==> run R: inputs <==
==> flow/design.v <==
module control_unit (op, regdst, regwrite, branch, jump, memread, memtoreg, memwrite, aluop, aluscr);
	input[5:0] 	op;
  	output reg [1:0] regdst;
  	output reg regwrite;
	output reg branch;
	output reg jump;
	output reg memread;
  	output reg [1:0]memtoreg;
  	output reg memwrite;
	output reg [1:0] aluop;
	output reg aluscr;
	always @(*) begin
		branch 		<= 1'b0;
		jump 		<= 1'b0;
		memread 	<= 1'b0;
		memtoreg[1:0]	<= 2'b00;
		memwrite	<= 1'b0;
		aluop[1:0]	<= 2'b10;
		aluscr		<= 1'b0;
		regdst[1:0] <= 2'b01;
		regwrite	<= 1'b1;
		case(op)
			6'b10_0011: 
			begin  
				regdst[1:0]		<= 2'b00;
				memread     	<= 1'b1;
            aluop[1:0]		<= 2'b00;
				aluscr			<= 1'b1;
            memtoreg[1:0]	<= 2'b01;
			end
			6'b10_1011: 
			begin  
            aluop[1]	<= 1'b0;
				aluscr	<= 1'b1;
				memwrite <= 1'b1;
				regwrite	<= 1'b0;
			end
			6'b00_0100: 
			begin  
				branch		<= 1'b1;
				aluop[1:0]	<= 2'b01;
				regwrite		<= 1'b0;
			end
			6'b00_1000: 
			begin  
            regdst[1:0] <= 2'b00;
				aluop[1] 	<= 1'b0;
				aluscr   	<= 1'b1;
			end
			6'b00_0010: 
			begin  
			  jump		<= 1'b1;
			  regwrite	<= 1'b0;
			end
			6'b00_0011: 
			begin
			  jump 				<= 1'b1;
			  regdst[1:0]		<= 2'b10;
			  memtoreg[1:0]	<= 2'b10;
			end
			6'b00_0000: 
			begin  
			end
		endcase
	end
endmodule 
module aludec(func, aluop, alucontrol);
input   [5:0] func;
input   [1:0] aluop;
output reg [2:0] alucontrol;
always @(*)
begin
    case(aluop)
      2'b00: alucontrol <= 3'b010;   
      2'b01: alucontrol <= 3'b110;   
      default: case(func)           
          6'b100000: alucontrol <= 3'b010;  
          6'b100010: alucontrol <= 3'b110;  
          6'b100100: alucontrol <= 3'b000;  
          6'b100101: alucontrol <= 3'b001;  
          6'b101011: alucontrol <= 3'b111;  
          default:   alucontrol <= 3'b011;  
        endcase
    endcase
end
endmodule
module alu_mips(a, b, control, outalu, zero);
input [31:0] a, b;
input [2:0] control;
output reg [31:0] outalu;
output zero;
always@(*)
begin
	case(control)
		0 : outalu=a&b;
		1 : outalu= a|b;
		2 : outalu=a+b;
		6 : outalu=a-b;
		7 : outalu=a<b?1:0;
		12 : outalu=~(a|b);
		default : outalu=0;
	endcase
end
assign zero=outalu==0?1:0;
endmodule
module regmem(
	 clk,
    rst,
    rgr1,
    rgr2,
    write,
    rgw1,
    rgw1data,
    rg1data,
    rg2data
);
    input [4:0] rgr1;
    input [4:0] rgr2;
    input [4:0]     rgw1;
    input [31:0]  rgw1data;
    input clk;
    input rst;
    input write;
    output reg [31:0] rg1data;
    output reg [31:0] rg2data;
    reg [31:0] regMem [31:0];  
  always @(*)
  begin
    rg1data = regMem[rgr1];
    rg2data = regMem[rgr2];
  end
    integer i;
  always @(posedge clk)
    begin
        if(rst == 1'b1)
        begin 
            for( i = 0; i < 32; i = i + 1 )
                regMem[i] <= i;
        end
        else if(write == 1'b1 && rgw1 != 5'd0)  
            regMem[rgw1] <= rgw1data;
    end
endmodule
module sign_ex(in, out);
input [15:0] in;
output [31:0] out;
assign out = {{16{in[15]}}, in};
endmodule
module mux32_2to1 (out, in0, in1, sel);
	output reg  [31:0] out;
	input [31:0] in0;
	input [31:0] in1;
	input sel;
  	always @(*)
    begin
      if (sel == 0)
			out = in0;
      else
			out = in1;
    end
endmodule 
module mux32_3to1 (out, in0, in1, in2, sel);
  	output reg  [31:0] out;
	input [31:0] in0;
	input [31:0] in1;
	input [31:0] in2;
  	input [1:0] sel;
  	always @(*)
		 begin
			case (sel)
				2'b00: out = in0;
				2'b01: out = in1;
				2'b10: out = in2;
				default: out = in0;
			endcase
		 end
endmodule 
module mux5_3to1 (out, in0, in1, in2, sel);
	output reg  [4:0] out;
	input [4:0] in0;
	input [4:0] in1;
	input [4:0] in2;
  	input [1:0] sel;
  	always @(*)
	begin
		case (sel)
			2'b00: out = in0;
			2'b01: out = in1;
			2'b10: out = in2;
			default: out = in0;
		endcase
	end
endmodule 
module cpu (rst, clk, addr, instruction,
            dmem_addr, dmem_wdata, dmem_write, dmem_read, dmem_readdata);
  	  input rst,clk;
  	  output reg [31:0] addr;
	  input  [31:0] instruction;
	  output [31:0] dmem_addr;
	  output [31:0] dmem_wdata;
	  output dmem_write, dmem_read;
	  input  [31:0] dmem_readdata;
	  wire [1:0] cu_regdst;
	  wire cu_jump, cu_branch, cu_memread;
	  wire [1:0] cu_memtoreg;
	  wire [1:0] cu_aluop;
	  wire cu_memwrite, cu_aluscr, cu_regwrite;
	  wire [4:0] mux1_regwrite;
	  wire [31:0] memdata;
	  wire [31:0] reg_readdata1, reg_readdata2;
	  wire [31:0] signext_out;
	  wire [31:0] mux2_out;
	  wire [31:0] alu_out;
	  wire alu_zero;
	  wire [2:0] aluctrl_out;
	  wire [31:0] dmem_readdata;
	  wire bBranch;
     wire [31:0] j_addr;
     wire [31:0] next_pc;
    wire [31:0] pc;
	 always @(posedge clk)
		if (rst)
			addr <= 32'h00000000;
		else
			addr <= next_pc;
    parameter ra_addr = 5'b11111;
    assign pc = addr + 4;
    control_unit contrlu (instruction[31:26], cu_regdst, cu_regwrite, cu_branch, cu_jump, cu_memread, cu_memtoreg, cu_memwrite, cu_aluop, cu_aluscr);
    mux5_3to1 mux01 (mux1_regwrite, instruction[20:16], instruction[15:11], ra_addr, cu_regdst[1:0]);
    regmem rmem (.clk(clk), .rst(rst), .rgr1(instruction[25:21]), .rgr2(instruction[20:16]), .write(cu_regwrite),
                 .rgw1(mux1_regwrite), .rgw1data(memdata), .rg1data(reg_readdata1), .rg2data(reg_readdata2));
    aludec aluctrl (instruction[5:0], cu_aluop, aluctrl_out);
    sign_ex signext (instruction[15:0], signext_out[31:0]);
    mux32_2to1 mux02 (mux2_out, reg_readdata2, signext_out, cu_aluscr);
    alu_mips ALU (reg_readdata1, mux2_out, aluctrl_out, alu_out, alu_zero);
    assign dmem_addr  = alu_out;
    assign dmem_wdata = reg_readdata2;
    assign dmem_write = cu_memwrite;
    assign dmem_read  = cu_memread;
    mux32_3to1 memmux(memdata, alu_out, dmem_readdata, pc, cu_memtoreg);
    and AND1(bBranch, cu_branch, alu_zero );
    wire [31:0] branch_shiftl2_result;
    wire [31:0] b_addr;
    wire [31:0] mux04_result;
    assign branch_shiftl2_result = signext_out << 2;
    assign b_addr = pc + branch_shiftl2_result;
    assign j_addr = {pc[31:28], instruction[25:0], 2'b00};
    mux32_2to1 mux04 (mux04_result, pc, b_addr, bBranch);
    mux32_2to1 mux05 (next_pc, mux04_result, j_addr, cu_jump);
endmodule
==> flow/run.sh <==
#!/bin/bash
# the make line also repeats each setting of config.mk as NAME=value (left out here)
make -C /OpenROAD-flow-scripts/flow DESIGN_CONFIG=/design/flow/config.mk WORK_HOME=/design/flow/orfs CLKGATE_MAP_FILE= finish
==> flow/config.mk <==
export PLATFORM = sky130hd
export DESIGN_NAME = cpu
export DESIGN_NICKNAME = cpu
export VERILOG_FILES = /design/flow/design.v
export SDC_FILE = /design/flow/constraint.sdc
export NUM_CORES = 4
export LEC_CHECK = 0
export CAP_MARGIN = 20
export CORE_MARGIN = 2
export CORE_UTILIZATION = 69
export CTS_CLUSTER_DIAMETER = 89
export CTS_CLUSTER_SIZE = 52
export PLACE_DENSITY_LB_ADDON = 0.28
export SLEW_MARGIN = 20
==> flow/constraint.sdc <==
create_clock -name core_clock -period 6.07 [get_ports {clk}]
set_input_delay 1.2140 -clock core_clock [delete_from_list [all_inputs] [get_ports {clk}]]
set_output_delay 1.2140 -clock core_clock [all_outputs]
set_load 0.01 [all_outputs]
==> inputs of run C, as changes to run R <==
- ABC_AREA: not set -> 1
- CAP_MARGIN: 20 -> 40
- CELL_PAD_IN_SITES_DETAIL_PLACEMENT: not set -> 1
- CELL_PAD_IN_SITES_GLOBAL_PLACEMENT: not set -> 2
- CORE_ASPECT_RATIO: not set -> 0.71
- CORE_MARGIN: 2 -> 5
- CORE_UTILIZATION: 69 -> 40
- CTS_CLUSTER_DIAMETER: 89 -> not set
- CTS_CLUSTER_SIZE: 52 -> not set
- GPL_ROUTABILITY_DRIVEN: not set -> 0
- GPL_TIMING_DRIVEN: not set -> 1
- MAX_ROUTING_LAYER: not set -> met4
- PLACE_DENSITY_LB_ADDON: 0.28 -> 0.14
- SETUP_SLACK_MARGIN: not set -> -0.5
==> flow/constraint.sdc (replaced) <==
create_clock -name core_clock -period 10.0 [get_ports {clk}]
set_input_delay 2.0000 -clock core_clock [delete_from_list [all_inputs] [get_ports {clk}]]
set_output_delay 2.0000 -clock core_clock [all_outputs]
set_load 0.01 [all_outputs]
==> reports/qor.csv <==
metric,value,unit
ys_cells,4660,
cts_resized,531,
synthAoiAreaFrac,5.736,%
grt_use_total,79.11,%
synthDistinctLibCells,86,
ys_chip_area,61100,um^2
core,88100,um^2
hpwl,180.4,mm
tool.error,[ERROR GRT-0116] Global routing finished with congestion. Check the congestion regions in the DRC Viewer.,
postPlaceCellArea,70590,um^2
met3_usage,67.80,%
lastStage,5_1_grt,
synth_area,61100,um^2
topCellsByArea,"edfxtp_1 50%, mux4_2 23%, nor2_1 6.5%, ha_1 2.7%, clkbuf_1 2.2%",
grt-ovfl-total,126,
dpl.cell_count,6414,
fp_util,69.35,%
common_cells,"1056 x nor2_1, 1024 x edfxtp_1, 620 x mux4_2",
status,aborted with a tool error,
yosys-dominant-comb-family,multiplexers,
(the above is from run R)
==> reports/qor.csv <==
metric,value,unit
status,"complete, but fails checks",
yosys-dominant-comb-family,simple AND/OR/NAND/NOR gates,
fin_ws,-0.1573,ns
core,157900,um^2
grt-ovfl-total,0,
ys_cells,7787,
setup_viol,1,
dpl.cell_count,9746,
synthDistinctLibCells,56,
violations,negative setup slack,
(the above is from run C)
